## comm_top
module comm_top(
  input wire sys_clk,
  input wire sys_clk_rst,
  input wire rst,
  input wire bit_in, 
  output wire bit_out, 
  output wire [7:0] data_trans, 
  output wire [7:0] data_recev 
);
  wire [15:0] en_hamming_code; 
  wire [13:0] de_hamming_code; 
Tx_top my_Tx_top(
  .sys_clk(sys_clk),
  .sys_clk_rst(sys_clk_rst),
  .rst(rst),
  .data_out(data_trans), 
  .hammingcode(en_hamming_code),
  .fsk_out(bit_out) 
);
Rx_top my_Rx_top(
  .sys_clk(sys_clk),
  .sys_clk_rst(sys_clk_rst),
  .rst(rst),
  .bit_in(bit_in), 
  .hammingcode(de_hamming_code),
  .sig_out(data_recev) 
);
endmodule
Size in the first run: about 1000 cells after synthesis, ~150 flip-flops, about 8300 µm² of cells after synthesis.
make LEC_CHECK=0 ABC_AREA=1 CAP_MARGIN=20 CORE_MARGIN=2 CORE_UTILIZATION=66 SETUP_SLACK_MARGIN=0.24 SLEW_MARGIN=20 finish   # period 2.84 ns
run.sh (not shown) runs the stock make flow with config.mk's settings and CLKGATE_MAP_FILE=.
The starting point finished but fails on setup timing.
Then changed:
--- a/flow/config.mk
+++ b/flow/config.mk
@@ -6,8 +6,6 @@
 export NUM_CORES = 4
 export LEC_CHECK = 0
-export ABC_AREA = 1
 export CAP_MARGIN = 20
 export CORE_MARGIN = 2
-export CORE_UTILIZATION = 66
-export SETUP_SLACK_MARGIN = 0.24
+export CORE_UTILIZATION = 40
 export SLEW_MARGIN = 20
==> flow/constraint.sdc (replaced) <==
create_clock -name core_clock -period 4.2 [get_ports {sys_clk}]
set_input_delay 0.8400 -clock core_clock [delete_from_list [all_inputs] [get_ports {sys_clk}]]
set_output_delay 0.8400 -clock core_clock [all_outputs]
set_load 0.01 [all_outputs]
After rerunning: The changed run finished with timing, DRC and antenna clean; routed wire length went down by 17%; count of clock-buffer cells in the layout went down by 3; first-iteration DRC count went down by 23%.
Then changed:
--- a/flow/config.mk
+++ b/flow/config.mk
@@ -8,4 +8,4 @@
 export CAP_MARGIN = 20
 export CORE_MARGIN = 2
-export CORE_UTILIZATION = 40
+export CORE_UTILIZATION = 60
 export SLEW_MARGIN = 20
==> flow/constraint.sdc (replaced) <==
create_clock -name core_clock -period 4.22 [get_ports {sys_clk}]
set_input_delay 0.8440 -clock core_clock [delete_from_list [all_inputs] [get_ports {sys_clk}]]
set_output_delay 0.8440 -clock core_clock [all_outputs]
set_load 0.01 [all_outputs]
Effect: Global-route usage goes up by 9.1 points; clock skew fell by 0.0034 ns; hold slack improves by 0.0050 ns; register-to-register slack improved by 0.09 ns; routed wire length rises by a little under a tenth; setup slack is better by 0.087 ns; first-iteration DRC count fell slightly; design area decreases slightly; utilization went up by 22 points; die area fell by a quarter to a third.
Then changed:
--- a/flow/config.mk
+++ b/flow/config.mk
@@ -8,4 +8,5 @@
 export CAP_MARGIN = 20
 export CORE_MARGIN = 2
-export CORE_UTILIZATION = 60
+export CORE_UTILIZATION = 70
+export CTS_CLUSTER_SIZE = 37
 export SLEW_MARGIN = 20
==> flow/constraint.sdc (replaced) <==
create_clock -name core_clock -period 3.06 [get_ports {sys_clk}]
set_input_delay 0.6120 -clock core_clock [delete_from_list [all_inputs] [get_ports {sys_clk}]]
set_output_delay 0.6120 -clock core_clock [all_outputs]
set_load 0.01 [all_outputs]
This time the run ran to the end with violations: setup timing.
Via count went up by a little under a tenth.
Fmax rises by roughly a tenth.
Wire length rose by a little under a tenth.
Sequential cell count stays the same.
Sequential share of layout area is lower by 2.4 points.
Then changed:
--- a/flow/config.mk
+++ b/flow/config.mk
@@ -6,7 +6,9 @@
 export NUM_CORES = 4
 export LEC_CHECK = 0
+export ABC_AREA = 1
 export CAP_MARGIN = 20
 export CORE_MARGIN = 2
 export CORE_UTILIZATION = 70
+export CTS_CLUSTER_DIAMETER = 277
 export CTS_CLUSTER_SIZE = 37
 export SLEW_MARGIN = 20
==> flow/constraint.sdc (replaced) <==
create_clock -name core_clock -period 2.51 [get_ports {sys_clk}]
set_input_delay 0.5020 -clock core_clock [delete_from_list [all_inputs] [get_ports {sys_clk}]]
set_output_delay 0.5020 -clock core_clock [all_outputs]
set_load 0.01 [all_outputs]
The changed run ran to the end with violations: setup timing. Register-to-register slack is worse by 0.31 ns. Flip-flop count does not change. Setup slack got worse by 0.31 ns.
Then changed:
--- a/flow/config.mk
+++ b/flow/config.mk
@@ -10,5 +10,5 @@
 export CORE_MARGIN = 2
 export CORE_UTILIZATION = 70
-export CTS_CLUSTER_DIAMETER = 277
-export CTS_CLUSTER_SIZE = 37
+export CTS_CLUSTER_DIAMETER = 37
+export PLACE_DENSITY_LB_ADDON = 0.2
 export SLEW_MARGIN = 20
==> flow/constraint.sdc (replaced) <==
create_clock -name core_clock -period 7.56 [get_ports {sys_clk}]
set_input_delay 1.5120 -clock core_clock [delete_from_list [all_inputs] [get_ports {sys_clk}]]
set_output_delay 1.5120 -clock core_clock [all_outputs]
set_load 0.01 [all_outputs]
- Now the flow finished with timing, DRC and antenna clean
- worst setup slack improves by 4.7 ns
- cell count decreases by 7.7%
- clock skew stays flat
- first-iteration DRC count decreases by 9.8%
- non-clock buffer count shrinks by 98
- maximum frequency falls by 10%
- design area is lower by 10%
- utilization drops by 8.9 points
- sequential cell count is unchanged
- power goes down by 68%
- wire length shrinks by 14%

* * *

Starting RTL as in the previous note.
## comm_top
module comm_top(
  input wire sys_clk,
  input wire sys_clk_rst,
  input wire rst,
  input wire bit_in, 
  output wire bit_out, 
  output wire [7:0] data_trans, 
  output wire [7:0] data_recev 
);
  wire [15:0] en_hamming_code; 
  wire [13:0] de_hamming_code; 
Tx_top my_Tx_top(
  .sys_clk(sys_clk),
  .sys_clk_rst(sys_clk_rst),
  .rst(rst),
  .data_out(data_trans), 
  .hammingcode(en_hamming_code),
  .fsk_out(bit_out) 
);
Rx_top my_Rx_top(
  .sys_clk(sys_clk),
  .sys_clk_rst(sys_clk_rst),
  .rst(rst),
  .bit_in(bit_in), 
  .hammingcode(de_hamming_code),
  .sig_out(data_recev) 
);
endmodule
clock: 2.33 ns
lec_check: 0
abc_area: 1
cap_margin: 20
core_margin: 2
core_utilization: 72
cts_cluster_diameter: 400
cts_cluster_size: 98
setup_slack_margin: -0.23
slew_margin: 20
The baseline finished with setup timing left.
Next try:
--- a/flow/config.mk
+++ b/flow/config.mk
@@ -7,3 +7,2 @@
 export LEC_CHECK = 0
-export ABC_AREA = 1
 export CAP_MARGIN = 20
@@ -11,5 +10,4 @@
 export CORE_UTILIZATION = 72
-export CTS_CLUSTER_DIAMETER = 400
-export CTS_CLUSTER_SIZE = 98
-export SETUP_SLACK_MARGIN = -0.23
+export CTS_CLUSTER_DIAMETER = 202
+export SETUP_SLACK_MARGIN = -0.2
 export SLEW_MARGIN = 20
==> flow/constraint.sdc (replaced) <==
create_clock -name core_clock -period 3.07 [get_ports {sys_clk}]
set_input_delay 0.6140 -clock core_clock [delete_from_list [all_inputs] [get_ports {sys_clk}]]
set_output_delay 0.6140 -clock core_clock [all_outputs]
set_load 0.01 [all_outputs]
Outcome:
- The new run completed, yet does not pass: setup timing
- routed wire length came out lower by about a fifth
- final cell count fell by about a fifth
- die area came out lower by a few percent
- synthesized cell count is lower by about a fifth
- synthesized area shrinks by a few percent
- clock-buffer cell count decreases by 3
- setup slack improves by 0.53 ns
- via count came out lower by about a fifth
Next try:
--- a/flow/config.mk
+++ b/flow/config.mk
@@ -9,5 +9,4 @@
 export CORE_MARGIN = 2
-export CORE_UTILIZATION = 72
-export CTS_CLUSTER_DIAMETER = 202
-export SETUP_SLACK_MARGIN = -0.2
+export CORE_UTILIZATION = 68
+export CTS_CLUSTER_SIZE = 37
 export SLEW_MARGIN = 20
==> flow/constraint.sdc (replaced) <==
create_clock -name core_clock -period 4.0 [get_ports {sys_clk}]
set_input_delay 0.8000 -clock core_clock [delete_from_list [all_inputs] [get_ports {sys_clk}]]
set_output_delay 0.8000 -clock core_clock [all_outputs]
set_load 0.01 [all_outputs]
With this change the flow finished clean. Count of clock-buffer cells in the layout does not change. First-iteration DRC count is lower by 10%. Register-to-register slack gains 0.55 ns. Power is lower by about 23%. Area after synthesis stays the same. Sequential power is lower by 23%. Die size is higher by about 6%. Worst setup slack gains 0.55 ns.

* * *

comm_top again, from the RTL that the note above started with.
clock: 10.0 ns
lec_check: 0
cap_margin: 20
core_margin: 2
core_utilization: 40
cts_cluster_diameter: 400
cts_cluster_size: 96
place_density: 0.35
slew_margin: 20
The starting point produced a clean layout.
Edit:
CORE_ASPECT_RATIO = 0.5   (was default)
CTS_CLUSTER_DIAMETER = default   (was 400)
CTS_CLUSTER_SIZE = default   (was 96)
PLACE_DENSITY = default   (was 0.35)
SETUP_SLACK_MARGIN = 3.0   (was default)
Routed wire length shrinks by 9.6%.
Synthesized area is unchanged.
Non-clock buffer count grows by 1.
Edit:
CELL_PAD_IN_SITES_GLOBAL_PLACEMENT = 3   (was default)
CORE_ASPECT_RATIO = default   (was 0.5)
CORE_UTILIZATION = 23   (was 40)
CTS_CLUSTER_DIAMETER = 144   (was default)
GPL_ROUTABILITY_DRIVEN = 0   (was default)
SETUP_SLACK_MARGIN = -0.01   (was 3.0)
TNS_END_PERCENT = 85   (was default)
Result: Wire length rises by about a fifth; final cell count came out higher by about a fifth; cell area rises by a few percent; critical path depth is unchanged; core utilization shrinks by 19 points.
Edit:
CELL_PAD_IN_SITES_GLOBAL_PLACEMENT = default   (was 3)
CORE_ASPECT_RATIO = 0.5   (was default)
CORE_MARGIN = 8   (was 2)
CORE_UTILIZATION = 59   (was 23)
CTS_CLUSTER_DIAMETER = 324   (was 144)
CTS_CLUSTER_SIZE = 98   (was default)
GPL_ROUTABILITY_DRIVEN = default   (was 0)
PLACE_DENSITY = 0.35   (was default)
SETUP_SLACK_MARGIN = 2.76   (was -0.01)
SLEW_MARGIN = 5   (was 20)
TNS_END_PERCENT = 30   (was 85)
What happened:
- core utilization grows by 40 points
- sequential share of layout area grows by 1.7 points
- clock skew stays flat
- worst setup slack improved by 0.10 ns
- combinational power shrinks by about 3%
- sequential cell count does not change
- clock-buffer cell count stays the same
- non-clock buffer count shrinks by 1
- routed wire length shrinks by 16%
Edit:
CELL_PAD_IN_SITES_GLOBAL_PLACEMENT = 3   (was default)
CORE_ASPECT_RATIO = default   (was 0.5)
CORE_MARGIN = 2   (was 8)
CORE_UTILIZATION = 23   (was 59)
CTS_CLUSTER_DIAMETER = 144   (was 324)
CTS_CLUSTER_SIZE = default   (was 98)
GPL_ROUTABILITY_DRIVEN = 1   (was default)
GPL_TIMING_DRIVEN = 0   (was default)
PLACE_DENSITY = default   (was 0.35)
SETUP_SLACK_MARGIN = -0.01   (was 2.76)
SLEW_MARGIN = 0   (was 5)
TNS_END_PERCENT = 85   (was 30)
Routed wire length came out higher by a quarter to a third; global-route usage goes down by 6.5 points; final area came out higher by a few percent; setup slack is worse by 0.13 ns; synthesized area does not change; hold slack is better by 0.027 ns.
Edit:
CAP_MARGIN = 5   (was 20)
CELL_PAD_IN_SITES_GLOBAL_PLACEMENT = default   (was 3)
CORE_ASPECT_RATIO = 0.5   (was default)
CORE_MARGIN = 5   (was 2)
CORE_UTILIZATION = 59   (was 23)
CTS_CLUSTER_DIAMETER = 324   (was 144)
CTS_CLUSTER_SIZE = 98   (was default)
GPL_ROUTABILITY_DRIVEN = default   (was 1)
GPL_TIMING_DRIVEN = default   (was 0)
PLACE_DENSITY = 0.35   (was default)
SETUP_SLACK_MARGIN = default   (was -0.01)
TNS_END_PERCENT = 30   (was 85)
=> The new run produced a clean layout; maximum frequency rises by a few percent; final area falls by a few percent; clock-buffer cell count rises by 1; global-route usage rises by 8.2 points; utilization rises by 38 points; worst hold slack is worse by 0.024 ns; combinational power falls by roughly a tenth; wire length falls by about a fifth; cell count falls by a quarter to a third.

* * *

job 101:
comm_top again, from the RTL that the note above started with.
clock: 4.0 ns
lec_check: 0
cap_margin: 20
core_margin: 2
core_utilization: 69
cts_cluster_diameter: 103
cts_cluster_size: 37
place_density: 0.37
slew_margin: 20
What job 102 does differently from job 101 at the input level:
Settings: clearing PLACE_DENSITY, which used to be 0.37; swapping 69 for 66 in CORE_UTILIZATION; clearing CTS_CLUSTER_DIAMETER, which used to be 103; clearing CTS_CLUSTER_SIZE, which used to be 37; putting SETUP_SLACK_MARGIN at 1.67 where nothing was set; swapping 4.0 for 5.92 in the clock period (ns, I/O delays scaled along).
--- outcome ---
Job 102 finished all stages; the layout is clean.
The power share of the combinational group number comes out lower for job 102 vs job 101.
Taking job 101 as the reference, in job 102 ratio of total power to cell area went down about 30%, number of buffer and inverter stages on the critical path went down 1.
> inputs changed (job 102 -> job 103)
Settings: CORE_UTILIZATION changed from 66 to 70; CTS_CLUSTER_DIAMETER newly set to 37; SETUP_SLACK_MARGIN removed (was 1.67); the clock period (ns, I/O delays scaled along) changed from 5.92 to 8.05.
Results
Job 103: no failed stages, no open violations at the end
Compare job 102 and job 103 | final hold slack higher: job 103
The run with more routed wire is job 103, not job 102.
Compared with job 102, job 103 shows global-route usage higher by 1.2 points.
Going from job 102 to job 103, setup slack on the worst flop-to-flop path increased 1.82 ns; fmax decreased 7.4%; global-route track usage on met1 increased 3.1 points.

* * *

## job 896
Starting RTL as in the previous note.
// comm_top
module comm_top(
  input wire sys_clk,
  input wire sys_clk_rst,
  input wire rst,
  input wire bit_in, 
  output wire bit_out, 
  output wire [7:0] data_trans, 
  output wire [7:0] data_recev 
);
Settings: LEC_CHECK=0, ABC_AREA=0, CAP_MARGIN=40, CELL_PAD_IN_SITES_DETAIL_PLACEMENT=1, CELL_PAD_IN_SITES_GLOBAL_PLACEMENT=3, CORE_ASPECT_RATIO=1.23, CORE_MARGIN=2, CORE_UTILIZATION=67, CTS_CLUSTER_DIAMETER=75, GPL_ROUTABILITY_DRIVEN=1, GPL_TIMING_DRIVEN=1, MAX_ROUTING_LAYER=met4, MIN_ROUTING_LAYER=met2, PLACE_DENSITY_LB_ADDON=0.12, SETUP_SLACK_MARGIN=-0.01, SLEW_MARGIN=40, TNS_END_PERCENT=85; clock period 6.48 ns.
FAIL job 896 @ 3_1_place_gp_skip_io: tool exited with error
#### Input delta (job 2472 over job 896)
- a deleted ABC_AREA that had been 0
- a deleted GPL_ROUTABILITY_DRIVEN that had been 1
- a deleted CELL_PAD_IN_SITES_GLOBAL_PLACEMENT that had been 3
- a change of CORE_UTILIZATION from 67 to 44
- a deleted SETUP_SLACK_MARGIN that had been -0.01
- a change of SLEW_MARGIN from 40 to 25
- a deleted GPL_TIMING_DRIVEN that had been 1
- a deleted MAX_ROUTING_LAYER that had been met4
- a change of CAP_MARGIN from 40 to 20
- a deleted CELL_PAD_IN_SITES_DETAIL_PLACEMENT that had been 1
- a deleted PLACE_DENSITY_LB_ADDON that had been 0.12
- a deleted CORE_ASPECT_RATIO that had been 1.23
- a deleted TNS_END_PERCENT that had been 85
- a deleted CTS_CLUSTER_DIAMETER that had been 75
- a deleted MIN_ROUTING_LAYER that had been met2
- a change of the clock period (ns, I/O delays scaled along) from 6.48 to 3.75
Notes after the runs:
- Having completed the whole flow, job 2472 delivered a layout that passed the timing, design-rule and antenna checks.
- Job 896: it failed during 3_1_place_gp_skip_io, and the tool reported FLW-0024.
- Between job 2472 and job 896, the number of standard cells reported by yosys does not differ in any meaningful way.
- Re post-synthesis instance total: no difference whatsoever between job 2472 and job 896.
- Measured against job 896, the site row count of job 2472 comes out at 1.11 times the reference value.
Edits applied to the flow inputs when going from job 2472 to job 3307:
- SLEW_MARGIN: 25 -> 20
- CORE_UTILIZATION: 44 -> 40
- the clock period (ns, I/O delays scaled along): 3.75 -> 10.0
Notes after the runs:
Looking at the reports, job 3307 completed the entire flow and the layout it produced met the timing, design-rule and antenna checks. Die size: job 3307 exceeds job 2472. Comparing job 3307 and job 2472, the higher tap cell instance count was measured on job 3307. Sequential fraction of total cell area in job 3307 vs job 2472: up 0.67 points. Going from job 2472 to job 3307, final-layout clock buffer total +1; worst path setup slack after routing grew by 5.65 ns. In the tables for job 3307 and job 2472, met3 track demand over resource reads higher with job 2472.
Power figures rest on the tool's default switching activity, not on a simulated workload.
